## run 1
==> flow/design.v <==
`timescale 1ns / 1ps
module mac #(
	  parameter N = 16
    )(
    input clk,rst,ce,
    input [N-1:0] a,
    input [N-1:0] b,
    input [N-1:0] c,
    output reg [N-1:0] p
    );
always@(posedge clk)
 begin
    if(rst)
    begin
        p<=0;
    end
    else if(ce)
    begin
        p <= (a*b+c);
    end
 end
endmodule
module variable_shift_reg #(parameter width = 8, parameter size = 3) (
input clk,
input ce,
input rst,
input [width-1:0] data_in,
output [width-1:0] data_out
);
reg [width-1:0] sr [size-1:0];
generate
genvar i;
for(i = 0;i < size;i = i + 1)
begin
    always@(posedge clk)
    begin
        if(rst)
        begin
            sr[i] <= 'd0;
        end
        else
        begin
            if(ce)
            begin
                if(i == 'd0)
                begin
                    sr[i] <= data_in;
                end
                else
                begin
                    sr[i] <= sr[i-1];
                end
            end
        end
    end
end
endgenerate
assign data_out = sr[size-1];
endmodule
module convolver #(
parameter n = 9'h010,
parameter k = 9'h003,
parameter s = 1,
parameter N = 16
)(
input clk,
input ce,
input global_rst,
input [N-1:0] activation,
input [(k*k)*16-1:0] weight1,
output[N-1:0] conv_op,
output valid_conv,
output end_conv
);
reg [31:0] count,count2,count3,row_count;
reg en1,en2,en3;
wire [15:0] tmp [k*k+1:0];
wire [15:0] weight [0:k*k-1];
generate
	genvar l;
	for(l=0;l<k*k;l=l+1)
	begin
      assign weight [l][N-1:0] = weight1[N*l +: N];
	end
endgenerate
assign tmp[0] = 32'h0000000;
generate
genvar i;
  for(i = 0;i<k*k;i=i+1)
  begin: MAC
    if((i+1)%k ==0)
    begin
      if(i==k*k-1)
      begin
      mac #(.N(N)) mac(
        .clk(clk),
        .ce(ce),
        .rst(global_rst),
        .a(activation),
        .b(weight[i]),
        .c(tmp[i]),
        .p(conv_op)
        );
      end
      else
      begin
      wire [N-1:0] tmp2;
      mac #(.N(N)) mac(
        .clk(clk),
        .ce(ce),
        .rst(global_rst),
        .a(activation),
        .b(weight[i]),
        .c(tmp[i]),
        .p(tmp2)
        );
      variable_shift_reg #(.width(N),.size(n-k)) SR (
          .clk(clk),
          .ce(ce),
          .rst(global_rst),
          .data_in(tmp2),
          .data_out(tmp[i+1])
          );
      end
    end
    else
    begin
   mac #(.N(N)) mac2(
      .clk(clk),
      .ce(ce),
      .rst(global_rst),
      .a(activation),
      .b(weight[i]),
      .c(tmp[i]),
      .p(tmp[i+1])
      );
    end
  end
endgenerate
always@(posedge clk)
begin
  if(global_rst)
  begin
    count <=0;
    count2<=0;
    count3<=0;
    row_count <= 0;
    en1<=0;
    en2<=1;
    en3<=0;
  end
  else if(ce)
  begin
    if(count == (k-1)*n+k-1)
    begin
      en1 <= 1'b1;
      count <= count+1'b1;
    end
    else
    begin
      count<= count+1'b1;
    end
  if(en1 && en2)
  begin
    if(count2 == n-k)
    begin
      count2 <= 0;
      en2 <= 0 ;
      row_count <= row_count + 1'b1;
    end
    else
    begin
      count2 <= count2 + 1'b1;
    end
  end
  if(~en2)
  begin
  if(count3 == k-2)
  begin
    count3<=0;
    en2 <= 1'b1;
  end
  else
    count3 <= count3 + 1'b1;
  end
  if((((count2 + 1) % s == 0) && (row_count % s == 0))||(count3 == k-2)&&(row_count % s == 0)||(count == (k-1)*n+k-1))
  begin
    en3 <= 1;
  end
  else
    en3 <= 0;
  end
end
	assign end_conv = (count>= n*n+2) ? 1'b1 : 1'b0;
	assign valid_conv = (en1&&en2&&en3);
endmodule
export LEC_CHECK = 0
export ABC_AREA = 0
export CAP_MARGIN = 5
export CELL_PAD_IN_SITES_DETAIL_PLACEMENT = 0
export CORE_MARGIN = 2
export CORE_UTILIZATION = 72
export CTS_CLUSTER_DIAMETER = 28
export CTS_CLUSTER_SIZE = 20
export GPL_ROUTABILITY_DRIVEN = 1
export MAX_ROUTING_LAYER = met4
export SETUP_SLACK_MARGIN = 0.46
export SLEW_MARGIN = 20
create_clock -name core_clock -period 5.11 [get_ports {clk}]
run.sh (not shown) runs the stock make flow with config.mk's settings and CLKGATE_MAP_FILE=.
STATUS run=run 1 STAGES=ALL_DONE FINAL_CHECKS=FAILED CAUSE=negative setup slack
The inputs of run 2 differ from those of run 1 as listed below.
# run 1
export LEC_CHECK = 0
export ABC_AREA = 0
export CAP_MARGIN = 5
export CELL_PAD_IN_SITES_DETAIL_PLACEMENT = 0
export CORE_MARGIN = 2
export CORE_UTILIZATION = 72
export CTS_CLUSTER_DIAMETER = 28
export CTS_CLUSTER_SIZE = 20
export GPL_ROUTABILITY_DRIVEN = 1
export MAX_ROUTING_LAYER = met4
export SETUP_SLACK_MARGIN = 0.46
export SLEW_MARGIN = 20
create_clock -name core_clock -period 5.11 [get_ports {clk}]
# run 2
export LEC_CHECK = 0
export CAP_MARGIN = 10
export CORE_MARGIN = 2
export CORE_UTILIZATION = 39
export CTS_CLUSTER_SIZE = 61
export SLEW_MARGIN = 20
create_clock -name core_clock -period 8.0 [get_ports {clk}]
## What came out
- Run 2 finished every stage and its layout cleared the timing, DRC and antenna checks.
- From run 1 to run 2 the numbers moved as follows: part of the power in the clock network went down by 0.7 points; floorplan die height rose 35%.
- Per the comparison of run 2 with run 1, routed wirelength normalized by instance count fell about 40%; routed wire length fell about 36%.
- Run 2 ended up with met5 as its highest routing layer actually used; run 1 ended up with met4.
- STATUS worst hold slack: run 2 loses against run 1
- | global-route usage | run 2 vs run 1 | 28 points lower |
Input-level comparison between run 3 and run 2:
# run 2
export LEC_CHECK = 0
export CAP_MARGIN = 10
export CORE_MARGIN = 2
export CORE_UTILIZATION = 39
export CTS_CLUSTER_SIZE = 61
export SLEW_MARGIN = 20
create_clock -name core_clock -period 8.0 [get_ports {clk}]
# run 3
export LEC_CHECK = 0
export CAP_MARGIN = 20
export CORE_MARGIN = 2
export CORE_UTILIZATION = 70
export CTS_CLUSTER_SIZE = 33
export SLEW_MARGIN = 20
create_clock -name core_clock -period 5.57 [get_ports {clk}]
==> results <==
Run 3 -> stages 100% | layout checks FAIL | negative setup slack. Measured against run 2, the power of run 3 comes out at 1.8 times the reference value. The critical-path cell with the highest stage delay comes out sky130_fd_sc_hd__clkdlybuf4s50_1 in one run and sky130_fd_sc_hd__fa_1 in the other, namely in run 2 and run 3 respectively. From run 2 to run 3 the numbers moved as follows: signed area change from the synthesized netlist to the final layout higher; post-route standard cell area excluding fillers rose 5200 sq um. Changes observed in run 3 relative to run 2: total global routing track utilization higher, total congestion overflow after global routing comparable, critical path depth in cells climbed 14%, sum of negative setup slack went down 4.18 ns. The routed wire length of run 3 was inferior to that of run 2.
Input changes introduced in run 4 (baseline for comparison: run 3):
# run 3
export LEC_CHECK = 0
export CAP_MARGIN = 20
export CORE_MARGIN = 2
export CORE_UTILIZATION = 70
export CTS_CLUSTER_SIZE = 33
export SLEW_MARGIN = 20
create_clock -name core_clock -period 5.57 [get_ports {clk}]
# run 4
export LEC_CHECK = 0
export CAP_MARGIN = 20
export CORE_MARGIN = 2
export CORE_UTILIZATION = 29
export SLEW_MARGIN = 20
create_clock -name core_clock -period 12.4 [get_ports {clk}]
Of run 3 and run 4, only run 4 finishes the flow clean.
Nothing crashed in run 3 and all stages finished; the problem is that the final layout failed, the offending checks being negative setup slack.
Run 3 -> run 4: die area increased by more than 100%
In the tables for run 4 and run 3, maximum fanout along the worst path reads lower with run 3.
Sort run 4 and run 3 by routed via count asc -> top: run 4
Modified inputs, run 5 compared to run 4
# run 4
export LEC_CHECK = 0
export CAP_MARGIN = 20
export CORE_MARGIN = 2
export CORE_UTILIZATION = 29
export SLEW_MARGIN = 20
create_clock -name core_clock -period 12.4 [get_ports {clk}]
# run 5
export LEC_CHECK = 0
export CAP_MARGIN = 40
export CORE_MARGIN = 2
export CORE_UTILIZATION = 40
export GPL_ROUTABILITY_DRIVEN = 0
export PLACE_DENSITY = 0.61
export SETUP_SLACK_MARGIN = 1.48
export SLEW_MARGIN = 20
export TNS_END_PERCENT = 80
create_clock -name core_clock -period 7.29 [get_ports {clk}]
## What came out
- Relative to run 4, switching share of power has decreased by 1.0 points in run 5.
- Summary of run 5 over run 4: design area climbed about 5%, worst hold slack picked up an extra 0.030 ns, number of antenna repair diodes went down by 3.
- The maximum number of pins on one net before global-route repair in run 5 is 1.14 times that in run 4.
- In run 5 the share of the core filled by cells before placement turned out 11 points higher than in run 4.
- Compared to run 4, run 5 was floorplanned on a smaller die.
- On final setup slack of the worst path, the lower figure sits with run 5, not run 4.

* * *

Starts from the design.v that is shown in full above.
clock: 8.45 ns
lec_check: 0
cap_margin: 35
cell_pad_in_sites_detail_placement: 2
core_margin: 9
core_utilization: 40
cts_cluster_diameter: 268
gpl_routability_driven: 0
max_routing_layer: met4
place_density: 0.61
setup_slack_margin: 1.9
slew_margin: 30
tns_end_percent: 25
The first run stopped in global routing.
Change:
CAP_MARGIN = 20   (was 35)
CELL_PAD_IN_SITES_DETAIL_PLACEMENT = not set   (was 2)
CORE_MARGIN = 2   (was 9)
CTS_CLUSTER_DIAMETER = not set   (was 268)
GPL_ROUTABILITY_DRIVEN = not set   (was 0)
MAX_ROUTING_LAYER = not set   (was met4)
PLACE_DENSITY = not set   (was 0.61)
SETUP_SLACK_MARGIN = not set   (was 1.9)
SLEW_MARGIN = 20   (was 30)
TNS_END_PERCENT = not set   (was 25)
clock period = 7.17 ns   (was 8.45 ns; I/O delays follow)
This time the run went through all stages and came out clean.
Area after synthesis stays the same.
Synthesized cell count does not change.
Die area shrinks by 6.6%.
Change:
CORE_UTILIZATION = 72   (was 40)
CTS_CLUSTER_SIZE = 37   (was not set)
PLACE_DENSITY_LB_ADDON = 0.0   (was not set)
SETUP_SLACK_MARGIN = 1.61   (was not set)
clock period = 5.45 ns   (was 7.17 ns; I/O delays follow)
This time the run finished but fails on negative setup slack. Non-clock buffer count went up by 570. Total power went up by 82%. Wire length went up by 28%. Count of clock-buffer cells in the layout went down by 4. Global-route usage went up by 20 points. Final cell count went down by 3.6%. Combinational power went up by about 100%.

* * *

Setup of run A:
// convolver: RTL as listed in full above, without the edits since
Settings: LEC_CHECK=0, ABC_AREA=1, CAP_MARGIN=20, CORE_MARGIN=2, CORE_UTILIZATION=70, CTS_CLUSTER_SIZE=32, SETUP_SLACK_MARGIN=0.67, SLEW_MARGIN=20; clock period 3.64 ns.
Run status, run A: aborted in global routing (5_1_grt), error GRT-0232
Setup changes, run A to run B
Settings: clearing SETUP_SLACK_MARGIN, which used to be 0.67; swapping 70 for 50 in CORE_UTILIZATION; clearing CTS_CLUSTER_SIZE, which used to be 32; clearing ABC_AREA, which used to be 1; swapping 3.64 for 7.17 in the clock period (ns, I/O delays scaled along).
Results
- From run A to run B, number of buffers between clock root and the deepest sink did not move at all.
- | total number of placement rows | higher: run B |
- When run B is measured against run A, its floorplan die height turns out 46 um higher.
- From run A to run B the numbers moved as follows: number of standard cells after synthesis lost 24%, placeable core region increased 32%.
- Share of the core filled by cells before placement: run B < run A
- Summary of the comparison: area after synthesis is lower in run B, relative to run A.
- Run B: all stages complete, timing, DRC and antenna checks passed
- In the floorplan summary, run B is listed with a die area greater than that of run A.
- Taking run A as 1.0, run B lands at 0.943 on yosys-reported design area after synthesis.
Modified inputs, run C compared to run B
Settings: changing CORE_UTILIZATION from 50 to 66; changing the clock period (ns, I/O delays scaled along) from 7.17 to 7.35.
### Flow results
- Critical path depth: run C vs run B down about 4.5%
- When the final numbers for run B and run C were put side by side, the weighted congestion reported at the end of routability-driven placement turned out to be greater in run C.
- Re amount of wire on met3 after detailed routing: run B and run C aren't equal, and the higher value belongs to run C.
- Relative to run B, run C improves net switching power figure.
- Run B and run C ended up with roughly the same clock transition time at the flip-flop clock pins of the worst setup and hold paths.
- Summary of run C over run B: final design area excluding fillers decreased by about 1.6% relative to the old numbers, HPWL reported at the end of detailed placement decreased by 4700 um relative to the old numbers.
### run C -> run D
Settings: a change of CORE_UTILIZATION from 66 to 70; an added CTS_CLUSTER_SIZE of 37; a change of the clock period (ns, I/O delays scaled along) from 7.35 to 5.45.
Notes after the runs:
- Final checks on run D, whose flow otherwise completed, came back failing, citing negative setup slack.
- Post-synthesis share of cell area spent on xor and xnor gates came out exactly the same in run D and run C.
- Between run D and run C, the static leakage power is lower for run C.
- Going from run C to run D, count of clock-buffer cells in the layout shrank slightly.
- Taking run D as 1.0, run C lands at 0.57 on power.
- Run D ends up with a final cell count without fillers that is 424 higher than in run C.
- Summary of run D over run C: via count of the first global-routing pass higher; clock network fraction of total power now sits lower; iteration count of the initial detailed-routing pass now sits higher.

* * *

oak:
// convolver: RTL as listed in full above, without the edits since
make LEC_CHECK=0 CAP_MARGIN=35 CELL_PAD_IN_SITES_DETAIL_PLACEMENT=2 CORE_MARGIN=8 CORE_UTILIZATION=40 CTS_CLUSTER_DIAMETER=268 GPL_ROUTABILITY_DRIVEN=0 MAX_ROUTING_LAYER=met4 PLACE_DENSITY=0.61 SETUP_SLACK_MARGIN=1.48 SLEW_MARGIN=20 TNS_END_PERCENT=15 finish   # period 7.29 ns
oak did not finish; a tool error ended it in global routing (5_1_grt).
What pine does differently from oak at the input level:
==> flow/config.mk <==
export PLATFORM = sky130hd
export DESIGN_NAME = convolver
export DESIGN_NICKNAME = convolver
export VERILOG_FILES = /design/flow/design.v
export SDC_FILE = /design/flow/constraint.sdc
export NUM_CORES = 4
export LEC_CHECK = 0
export CAP_MARGIN = 20
export CORE_MARGIN = 2
export CORE_UTILIZATION = 40
export SETUP_SLACK_MARGIN = 1.51
export SLEW_MARGIN = 20
==> flow/constraint.sdc <==
create_clock -name core_clock -period 7.17 [get_ports {clk}]
set_input_delay 1.4340 -clock core_clock [delete_from_list [all_inputs] [get_ports {clk}]]
set_output_delay 1.4340 -clock core_clock [all_outputs]
set_load 0.01 [all_outputs]
==> comparison <==
pine completed end to end with timing, DRC and antenna clean.
For the floorplan die area, pine came in 5.7% lower than oak did.
Summary of pine over oak: worst slack at placement shows an increase of 0.78 ns; post-cts repair resize count now sits higher; synthesized netlist net count now sits at about the same level.
Taking oak as the reference, in pine post-CTS setup buffer count now larger, placed wire-length estimate shrank by 120 mm.
Relative to pine, the following input files were edited for birch:
--- a/flow/config.mk
+++ b/flow/config.mk
@@ -8 +8 @@
-export CAP_MARGIN = 20
+export CAP_MARGIN = 15
@@ -10,2 +10,3 @@
-export CORE_UTILIZATION = 40
-export SETUP_SLACK_MARGIN = 1.51
+export CORE_UTILIZATION = 72
+export CTS_CLUSTER_SIZE = 37
+export SETUP_SLACK_MARGIN = 0.78
==> flow/constraint.sdc <==
create_clock -name core_clock -period 6.36 [get_ports {clk}]
set_input_delay 1.2720 -clock core_clock [delete_from_list [all_inputs] [get_ports {clk}]]
set_output_delay 1.2720 -clock core_clock [all_outputs]
set_load 0.01 [all_outputs]
--- outcome ---
- Utilization in birch vs pine: up 38 points
- Summary of birch over pine: number of global-route vias before repair now larger, floorplan-stage core utilization now larger, first-pass GRT wire length now smaller.
- pine → birch: post-DP HPWL decreased by 1.7 mm relative to the old numbers; setup slack now sits lower.
- Measured against pine, the clock tree buffer count of the final layout of birch comes out at 0.832 times the reference value.
- Side by side, total power divided by cell area turned out higher in birch than in pine.
- Max smallest hold slack across pine and birch: birch
Edits applied to the flow inputs when going from birch to maple:
--- a/flow/config.mk
+++ b/flow/config.mk
@@ -12 +12 @@
-export SETUP_SLACK_MARGIN = 0.78
+export HOLD_SLACK_MARGIN = -0.1
==> results <==
- Final-layout clock buffer total is higher on maple
- Relative to birch, the setup slack of maple is lower by 0.14 ns.
- Instance count on the critical path was lower in the run labelled maple.
- The final hold violation count was comparable across birch and maple.
- [maple] count of buffers not belonging to the clock network in the layout fell 9.8% relative to birch
- Delta (maple minus birch): critical path's largest stage delay higher; number of cells after detailed placement roughly the same.
--- input diff maple..cedar ---
--- a/flow/config.mk
+++ b/flow/config.mk
@@ -8 +8 @@
-export CAP_MARGIN = 15
+export CAP_MARGIN = 20
@@ -10 +10 @@
-export CORE_UTILIZATION = 72
+export CORE_UTILIZATION = 70
@@ -12 +12,2 @@
-export HOLD_SLACK_MARGIN = -0.1
+export PLACE_DENSITY_LB_ADDON = 0.0
+export SETUP_SLACK_MARGIN = 1.57
@@ -13,0 +15 @@
+export TNS_END_PERCENT = 10
==> flow/constraint.sdc <==
create_clock -name core_clock -period 5.45 [get_ports {clk}]
set_input_delay 1.0900 -clock core_clock [delete_from_list [all_inputs] [get_ports {clk}]]
set_output_delay 1.0900 -clock core_clock [all_outputs]
set_load 0.01 [all_outputs]
Notes after the runs:
The count of cells resized by post-cts repair of cedar exceeds that of maple by 581.
Sort maple and cedar by total iterations of the first detailed-routing run asc -> top: cedar
Compared with maple, cedar shows a initial antenna violation count that is 1 higher.
From the logs: cedar reached the end of the flow and failed the layout checks with negative setup slack.
From maple to cedar the numbers moved as follows: met1 usage went up 0.70 points; clock power went up 12%.
From maple to cedar the numbers moved as follows: combinational share of power up 3.5 points, tally of non-filler cells in the final layout increased by 2.4% relative to the old numbers, fraction of power consumed by the clock network down 2.0 points.
cedar: wire length of the first global-routing pass higher than maple
cedar has data arrival time of the worst path below what maple had.
Power is estimated from default activity; no workload was simulated.
